== v18 ==
==> flow/design.v (excerpt) <==
module Attention_top #(
    parameter INPUT_WIDTH = 8,
    parameter NUM_CODE_WIDTH = 5,
    parameter MATRIX_SIZE = 3,
    parameter ADDR_WIDTH = $clog2(MATRIX_SIZE**2<<2),
    parameter OUTPUT_WIDTH = $clog2(MATRIX_SIZE*(2**INPUT_WIDTH))-1
)(
    input clk,
    input reset_n,
    input start,
    input softmax_req,DATA_write_EN,
    input  [INPUT_WIDTH*MATRIX_SIZE-1:0] Q_INPUT,
    input [INPUT_WIDTH*MATRIX_SIZE-1:0] MATRIX_INPUT,
    output reg [MATRIX_SIZE*OUTPUT_WIDTH-1:0] Output_RESULT,
    input output_req
);
For scale: about 6500 cells after synthesis, ~1200 flip-flops, ~81 I/O pins, roughly 58000 sq um of cells after synthesis.
clock: 2.81 ns
lec_check: 0
abc_area: 1
cap_margin: 20
cell_pad_in_sites_detail_placement: 2
cell_pad_in_sites_global_placement: 2
core_aspect_ratio: 0.91
core_margin: 6
core_utilization: 40
cts_cluster_diameter: 110
max_routing_layer: met4
min_routing_layer: met1
setup_slack_margin: -0.11
slew_margin: 40
tns_end_percent: 10
run.sh (not shown) runs the stock make flow with config.mk's settings and CLKGATE_MAP_FILE=.
[flow] v18 | stages: complete | final checks: fail | reason: negative setup slack
#### Input delta (v34 over v18)
- removing CELL_PAD_IN_SITES_GLOBAL_PLACEMENT (formerly 2)
- removing TNS_END_PERCENT (formerly 10)
- removing SETUP_SLACK_MARGIN (formerly -0.11)
- changing CORE_MARGIN from 6 to 2
- removing ABC_AREA (formerly 1)
- removing MIN_ROUTING_LAYER (formerly met1)
- changing SLEW_MARGIN from 40 to 20
- changing CORE_UTILIZATION from 40 to 52
- removing CELL_PAD_IN_SITES_DETAIL_PLACEMENT (formerly 2)
- removing CTS_CLUSTER_DIAMETER (formerly 110)
- removing CORE_ASPECT_RATIO (formerly 0.91)
- removing MAX_ROUTING_LAYER (formerly met4)
- changing the clock period (ns, I/O delays scaled along) from 2.81 to 2.53
Notes after the runs:
- The runs compared here, v18 and v34, all ended either early or with open violations.
- v18 had finished all stages when the layout checks came back failing, citing negative setup slack.
- [v34] fraction of area in registers fell 2.4 points relative to v18
- | wire length of the first global-routing pass | v34 vs v18 | 23% lower |
- Compared with v18, v34 shows a lower global routing usage on met2.
- On endpoint required time on the critical path: between v18 and v34, it ends up higher for v18.
For v38, these inputs were changed with respect to v34:
- CORE_UTILIZATION now 40, was 52
- the clock period (ns, I/O delays scaled along) now 7.29, was 2.53
==> results <==
v38 went all the way through the flow, and no timing, DRC or antenna check failed.
Diff v34 -> v38: maximum achievable frequency went down, peak ir drop on the vdd network went down, internal power contribution went down, final design area excluding fillers went down.
The higher non-clock buffer count of v34 and v38 is in v34.
In the reports for v34 and v38, the larger worst endpoint required time belongs to v38.
Of the two values seen for capturing instance or port of the critical path, output_buffer_inst.QK_RESULT_READ[21] was produced by v34 and output_buffer_inst.QK_RESULT_READ[15] by v38.
In v38 relative to v34, routed wire length had gone down by more than 10%.
The clock buffer instance count of the final layout in v38 is 1.14 times that in v34.
### v38 -> v49
- an added SETUP_SLACK_MARGIN of 0.38
- a change of CORE_UTILIZATION from 40 to 72
- an added CTS_CLUSTER_SIZE of 21
- a change of the clock period (ns, I/O delays scaled along) from 7.29 to 3.43
[summary]
Note that the leakage dissipation recorded for v49 amounts to 1.05 times the value seen in v38.
For the overall power after layout, v49 came in 40 mW higher than v38 did.
Side by side, clock latency at the later pin of the worst-skew pair turned out lower in v49 than in v38.
The run with more setup slack is v38; v49 has less.
v49 against v38: required time of the worst setup path down 3900 ps; number of detailed-routing iterations run before antenna repair up 2.
Diff v38 -> v49 | share of total power in combinational logic | increase of 6.1 points
Summary of v49 over v38: synthesis-to-finish area growth grew by 4.6 points; final core utilization went up by 40 points.
Via total after detailed routing in v49 is 4829 above v38.

* * *

Setup of willow:
Attention_top again, from the RTL that the note above started with.
Design Attention_top, start of the top module:
module Attention_top #(
    parameter INPUT_WIDTH = 8,
    parameter NUM_CODE_WIDTH = 5,
    parameter MATRIX_SIZE = 3,
    parameter ADDR_WIDTH = $clog2(MATRIX_SIZE**2<<2),
    parameter OUTPUT_WIDTH = $clog2(MATRIX_SIZE*(2**INPUT_WIDTH))-1
)(
    input clk,
    input reset_n,
    input start,
    input softmax_req,DATA_write_EN,
    input  [INPUT_WIDTH*MATRIX_SIZE-1:0] Q_INPUT,
    input [INPUT_WIDTH*MATRIX_SIZE-1:0] MATRIX_INPUT,
    output reg [MATRIX_SIZE*OUTPUT_WIDTH-1:0] Output_RESULT,
    input output_req
);
clock: 3.06 ns
lec_check: 0
cap_margin: 20
cell_pad_in_sites_detail_placement: 0
core_aspect_ratio: 0.88
core_margin: 2
core_utilization: 54
cts_cluster_diameter: 184
gpl_routability_driven: 0
gpl_timing_driven: 1
slew_margin: 20
Completing all stages was not enough for willow: its layout failed the final checks because of negative setup slack.
[inputs] indigo vs willow
Settings: a deleted GPL_ROUTABILITY_DRIVEN that had been 0; a change of CORE_UTILIZATION from 54 to 67; a deleted CORE_ASPECT_RATIO that had been 0.88; an added CTS_CLUSTER_SIZE of 77; a deleted CTS_CLUSTER_DIAMETER that had been 184; a deleted CELL_PAD_IN_SITES_DETAIL_PLACEMENT that had been 0; an added ABC_AREA of 1; a deleted GPL_TIMING_DRIVEN that had been 1; a change of the clock period (ns, I/O delays scaled along) from 3.06 to 2.09.
==> comparison <==
The lower share of synthesized area spent on multiplexers of indigo and willow is in indigo.
Going from willow to indigo, detailed-placement wirelength estimate grew by more than a quarter.
indigo vs willow — cell area after placement rose about 6.5%.
The average cell area after synthesis in indigo sits about 20% below the value recorded for willow.
The area of the chip in willow is 1.2 times that in indigo.
Yosys synthesis chip area: indigo vs willow, no meaningful difference
FAIL indigo @ global routing (5_1_grt): tool exited with error
Setup changes, indigo to nickel
Settings: CORE_UTILIZATION now 62, was 67; CTS_CLUSTER_SIZE no longer set, was 77; the clock period (ns, I/O delays scaled along) now 2.3, was 2.09.
### Flow results
Compared with indigo, in nickel core utilization before placement decreased by 4.8 points relative to the old numbers, synthesized instance count closely matched the old numbers, chip width increased by about 4% relative to the old numbers, worst setup slack after placement increased by 0.17 ns relative to the old numbers, part of the Yosys area used for sequential elements closely matched the old numbers. Re area after synthesis: no difference whatsoever between nickel and indigo. nickel gives more die area than indigo did. When the final numbers for nickel and indigo were put side by side, the cell row count turned out to be smaller in indigo. Compared with indigo, nickel shows a number of gates given a new drive strength after cts that is 260 higher. Status nickel: flow complete, layout not clean - negative setup slack.
The inputs of juniper differ from those of nickel as listed below.
Settings: changing CORE_UTILIZATION from 62 to 40; removing ABC_AREA (formerly 1); changing the clock period (ns, I/O delays scaled along) from 2.3 to 4.14.
Findings:
- In juniper relative to nickel, non-clock buffer instance count of the final layout had gone down by more than half.
- Going from nickel to juniper, instance count on the critical path decreased 7; routability congestion estimate from global placement has decreased; design area now sits lower; CTS buffer count saw an increase; post-synthesis chip area from yosys was more or less identical.
- juniper has completed all stages; timing, DRC and antenna checks passed.
- Diff juniper and nickel: share of the clock period used by the worst path higher in nickel
- Diff nickel -> juniper | fraction of area in registers | increase of 6.9 points
- Against nickel as the reference, juniper delivers a lower combinational share of power.
- The biggest combinational cell group after synthesis comes out AND-OR/OR-AND gates in one run and simple AND/OR/NAND/NOR gates in the other, namely in juniper and nickel respectively.
The following lists how sierra was set up differently from juniper:
Settings: an added SETUP_SLACK_MARGIN of -0.21; an added CTS_CLUSTER_DIAMETER of 381; a change of CORE_UTILIZATION from 40 to 72; a change of the clock period (ns, I/O delays scaled along) from 4.14 to 2.73.
Findings:
In sierra the implementation ran to completion but is not tape-out ready, as the final checks report negative setup slack.
Delta (sierra minus juniper): total met2 wirelength after detailed routing saw an increase; part of the power in registers saw a decrease; fraction of area in registers saw a decrease; global-route track usage on met3 saw an increase.
Between juniper and sierra, the flow reports count of clock-buffer cells in the layout decreasing by a little under 10%.
Compared with juniper, in sierra chip area decreased by 65,000 um^2 relative to the old numbers; final worst setup slack decreased 1.30 ns.

* * *

== oak ==
Attention_top again, from the RTL that the note above started with.
## Attention_top
module Attention_top #(
    parameter INPUT_WIDTH = 8,
    parameter NUM_CODE_WIDTH = 5,
    parameter MATRIX_SIZE = 3,
    parameter ADDR_WIDTH = $clog2(MATRIX_SIZE**2<<2),
    parameter OUTPUT_WIDTH = $clog2(MATRIX_SIZE*(2**INPUT_WIDTH))-1
)(
    input clk,
    input reset_n,
    input start,
    input softmax_req,DATA_write_EN,
    input  [INPUT_WIDTH*MATRIX_SIZE-1:0] Q_INPUT,
    input [INPUT_WIDTH*MATRIX_SIZE-1:0] MATRIX_INPUT,
    output reg [MATRIX_SIZE*OUTPUT_WIDTH-1:0] Output_RESULT,
    input output_req
);
Settings: LEC_CHECK=0, ABC_AREA=1, CAP_MARGIN=20, CELL_PAD_IN_SITES_DETAIL_PLACEMENT=2, CELL_PAD_IN_SITES_GLOBAL_PLACEMENT=2, CORE_ASPECT_RATIO=0.91, CORE_MARGIN=6, CORE_UTILIZATION=40, CTS_CLUSTER_DIAMETER=152, MAX_ROUTING_LAYER=met5, MIN_ROUTING_LAYER=met2, SETUP_SLACK_MARGIN=0.64, SLEW_MARGIN=5, TNS_END_PERCENT=10; clock period 2.81 ns.
oak: all stages done; final checks FAILED (negative setup slack).
What pine does differently from oak at the input level:
==> flow/config.mk <==
export PLATFORM = sky130hd
export DESIGN_NAME = Attention_top
export DESIGN_NICKNAME = Attention_top
export VERILOG_FILES = /design/flow/design.v
export SDC_FILE = /design/flow/constraint.sdc
export NUM_CORES = 4
export LEC_CHECK = 0
export CAP_MARGIN = 20
export CORE_MARGIN = 2
export CORE_UTILIZATION = 37
export SLEW_MARGIN = 20
==> flow/constraint.sdc <==
create_clock -name core_clock -period 4.14 [get_ports {clk}]
set_input_delay 0.8280 -clock core_clock [delete_from_list [all_inputs] [get_ports {clk}]]
set_output_delay 0.8280 -clock core_clock [all_outputs]
set_load 0.01 [all_outputs]
### Flow results
In the tables for oak and pine, area occupied by multi-input gates reads higher with oak.
Floorplan net count (higher): oak
A path category of the worst min-delay check of in -> async is what pine shows, while reg -> reg belongs to oak.
pine ended with less global-route usage than oak.
Of oak and pine, just one finished clean: pine.
The final report for oak shows a completed flow and a layout that fails verification, specifically negative setup slack.
Max final core utilization across oak and pine: oak
--- input diff pine..birch ---
--- a/flow/config.mk
+++ b/flow/config.mk
@@ -6,6 +6,7 @@
 export NUM_CORES = 4
 export LEC_CHECK = 0
+export ABC_AREA = 1
 export CAP_MARGIN = 20
 export CORE_MARGIN = 2
-export CORE_UTILIZATION = 37
+export CORE_UTILIZATION = 62
 export SLEW_MARGIN = 20
==> flow/constraint.sdc <==
create_clock -name core_clock -period 2.53 [get_ports {clk}]
set_input_delay 0.5060 -clock core_clock [delete_from_list [all_inputs] [get_ports {clk}]]
set_output_delay 0.5060 -clock core_clock [all_outputs]
set_load 0.01 [all_outputs]
Findings:
- Looking at capturing element of the worst setup path, the output_buffer_inst.QK_RESULT_READ[16]$_DFFE_PN0P_ result is from birch; the output_buffer_inst.QK_RESULT_READ[24]$_DFFE_PN0P_ one comes from pine.
- Of birch and pine, the higher worst path required time belongs to pine.
- For first-pass GRT wire length, dividing the value from birch by the value from pine gives 1.12.
- Comparing birch and pine, the lower final period demand of the worst path is on birch.
- birch packs its core more tightly than pine.
- When the final numbers for birch and pine were put side by side, the combinational power turned out to be smaller in pine.
- Power is higher on birch
- Ran to the end and failed final checks on negative setup slack: birch.
- The run showing the smaller final worst-path cycle share is pine.
Changes in maple relative to birch:
--- a/flow/config.mk
+++ b/flow/config.mk
@@ -6,7 +6,6 @@
 export NUM_CORES = 4
 export LEC_CHECK = 0
-export ABC_AREA = 1
 export CAP_MARGIN = 20
 export CORE_MARGIN = 2
-export CORE_UTILIZATION = 62
+export CORE_UTILIZATION = 66
 export SLEW_MARGIN = 20
==> flow/constraint.sdc <==
create_clock -name core_clock -period 3.43 [get_ports {clk}]
set_input_delay 0.6860 -clock core_clock [delete_from_list [all_inputs] [get_ports {clk}]]
set_output_delay 0.6860 -clock core_clock [all_outputs]
set_load 0.01 [all_outputs]
==> comparison <==
maple finished end to end and its layout was clean on timing, DRC and antenna.
When the final numbers for birch and maple were put side by side, the number of nets in the synthesized netlist turned out to be greater in birch.
maple ends up with lower synthesized cell count than birch does.
As far as post-synthesis chip area from yosys is concerned, maple and birch perform about the same.
Compared with birch, maple shows die size that has gone down by a few percent.
Across both runs, area growth from synthesis to layout was lower for maple than for birch.
Looking at global-route usage across birch and maple, the one that comes out higher is birch.
maple gives less part of the cycle the worst path needs than birch did.
When maple is set beside birch, its critical path depth turns out to be 5 smaller.
Power figures rest on the tool's default switching activity, not on a simulated workload.
